== run 1 ==
// multiplier
module multiplier (
    output Ready,
    output Valid,
    output [31:0] R,
    input [15:0] X,
    input [15:0] Y,
    input Clk,
    input Rst
);
Settings: LEC_CHECK=0, CAP_MARGIN=20, CORE_MARGIN=2, CORE_UTILIZATION=40, GPL_TIMING_DRIVEN=0, PLACE_DENSITY_LB_ADDON=0.01, SLEW_MARGIN=20; clock period 13.0 ns.
run.sh (not shown) runs the stock make flow with config.mk's settings and CLKGATE_MAP_FILE=.
Layout checks on run 1: not met. Flow itself completed; violations: setup timing.
[inputs] run 2 vs run 1
Settings: GPL_TIMING_DRIVEN removed (was 0); PLACE_DENSITY_LB_ADDON removed (was 0.01); ABC_AREA newly set to 1; CORE_UTILIZATION changed from 40 to 69; the clock period (ns, I/O delays scaled along) changed from 13.0 to 8.47.
Results
- Stage in which a tool error killed run 2: 4_1_cts.
- Measured against each other, run 1 and run 2 differ in net count after synthesis, the lower figure coming from run 2.
- Diff run 1 -> run 2: count of placed standard cells including taps dropped 11%, cell count in the Yosys report dropped about 15%, post-placement cell area dropped 1.0%, post-synthesis share of cell area spent on full adders, half adders and majority gates climbed 5.2 points, cell area after technology mapping dropped 17%.
- Compared with run 1, in run 2 placer's final routability congestion estimate +0.021; number of placement rows -19.
Input changes introduced in run 3 (baseline for comparison: run 2):
Settings: ABC_AREA no longer set, was 1; CORE_UTILIZATION now 57, was 69; the clock period (ns, I/O delays scaled along) now 7.03, was 8.47.
[summary]
- Finished, but not clean: run 3, with setup timing.
- Area after synthesis in run 3 is about 20% above run 2.
- Compared run 3 vs run 2, and horizontal die dimension is up in run 3.
- As of run 3, yosys synthesis chip area had risen by more than 10% compared to run 2.
- Run 3 ends up with a starting density of the core that is 13 points lower than in run 2.
- Summary — cell area reported after detailed placement, run 3 relative to run 2: higher, by 18%.
## Diff of input files: run 4 against run 3
Settings: changing CORE_UTILIZATION from 57 to 31; changing the clock period (ns, I/O delays scaled along) from 7.03 to 12.7.
==> results <==
Run 4 finished every stage and its layout cleared the timing, design-rule and antenna checks.
Going from run 3 to run 4, met2 global-route usage shrank by 33 points, clock slew at the register clock pins of the worst setup and hold paths held steady, combinational share of power shrank by 3.0 points, number of tap instances grew by 203, violation count after the first detailed-routing iteration shrank by 1026.
Looking at worst setup path startpoint, the X[0] result is from run 3; the X[2] one comes from run 4.
From run 3 to run 4 the numbers moved as follows: synthesis-to-finish area growth went down 8.7 points; flop share of the area went up 0.35 points.
Compared with run 3, run 4 shows a lower non-clock buffer count.
As far as total number of sequential cells is concerned, run 3 and run 4 perform about the same.
Compared with run 3, in run 4 CTS H-tree depth barely changed, tally of non-filler cells in the final layout increased 2.3%.

* * *

Starting RTL as in the previous note.
// multiplier
module multiplier (
    output Ready,
    output Valid,
    output [31:0] R,
    input [15:0] X,
    input [15:0] Y,
    input Clk,
    input Rst
);
export LEC_CHECK = 0
export CAP_MARGIN = 20
export CELL_PAD_IN_SITES_DETAIL_PLACEMENT = 2
export CORE_ASPECT_RATIO = 1.88
export CORE_MARGIN = 2
export CORE_UTILIZATION = 32
export CTS_CLUSTER_SIZE = 75
export MIN_ROUTING_LAYER = met1
export SLEW_MARGIN = 30
create_clock -name core_clock -period 14.3 [get_ports {Clk}]
The baseline ran to the end with violations: setup timing.
Next try:
CELL_PAD_IN_SITES_DETAIL_PLACEMENT = not set   (was 2)
CORE_ASPECT_RATIO = not set   (was 1.88)
CORE_UTILIZATION = 40   (was 32)
CTS_CLUSTER_SIZE = not set   (was 75)
MIN_ROUTING_LAYER = not set   (was met1)
SLEW_MARGIN = 20   (was 30)
clock period = 12.7 ns   (was 14.3 ns; I/O delays follow)
This time the run passed the timing, design-rule and antenna checks.
Cell area is higher by 1.6%.
Wire length is lower by 34%.
Synthesized cell count stays the same.
Final cell count is lower by 0.38%.
Clock power is higher by about 8%.
Setup slack improves by 330 ps.
Synthesized area stays the same.
Next try:
CORE_UTILIZATION = 65   (was 40)
SETUP_SLACK_MARGIN = -0.67   (was not set)
TNS_END_PERCENT = 40   (was not set)
clock period = 11.1 ns   (was 12.7 ns; I/O delays follow)
After rerunning:
- This time the run completed, yet does not pass: setup timing
- sequential share of layout area decreases by 0.22 points
- wire length grows by 6.0%
- setup slack got worse by 1600 ps
- area after synthesis stays the same
- cell area rises by 4.1%
- combinational power climbs by about 18%
- clock skew hardly moves
- non-clock buffer count rose by 92
- clock-buffer cell count does not change
Next try:
CORE_UTILIZATION = 40   (was 65)
SETUP_SLACK_MARGIN = not set   (was -0.67)
TNS_END_PERCENT = not set   (was 40)
clock period = 13.0 ns   (was 11.1 ns; I/O delays follow)
After rerunning: Now the flow produced a clean layout. Clock power came out lower by about 12%. Global-route usage came out lower by 20 points. Utilization came out lower by 35 points.
Power figures rest on the tool's default switching activity, not on a simulated workload.
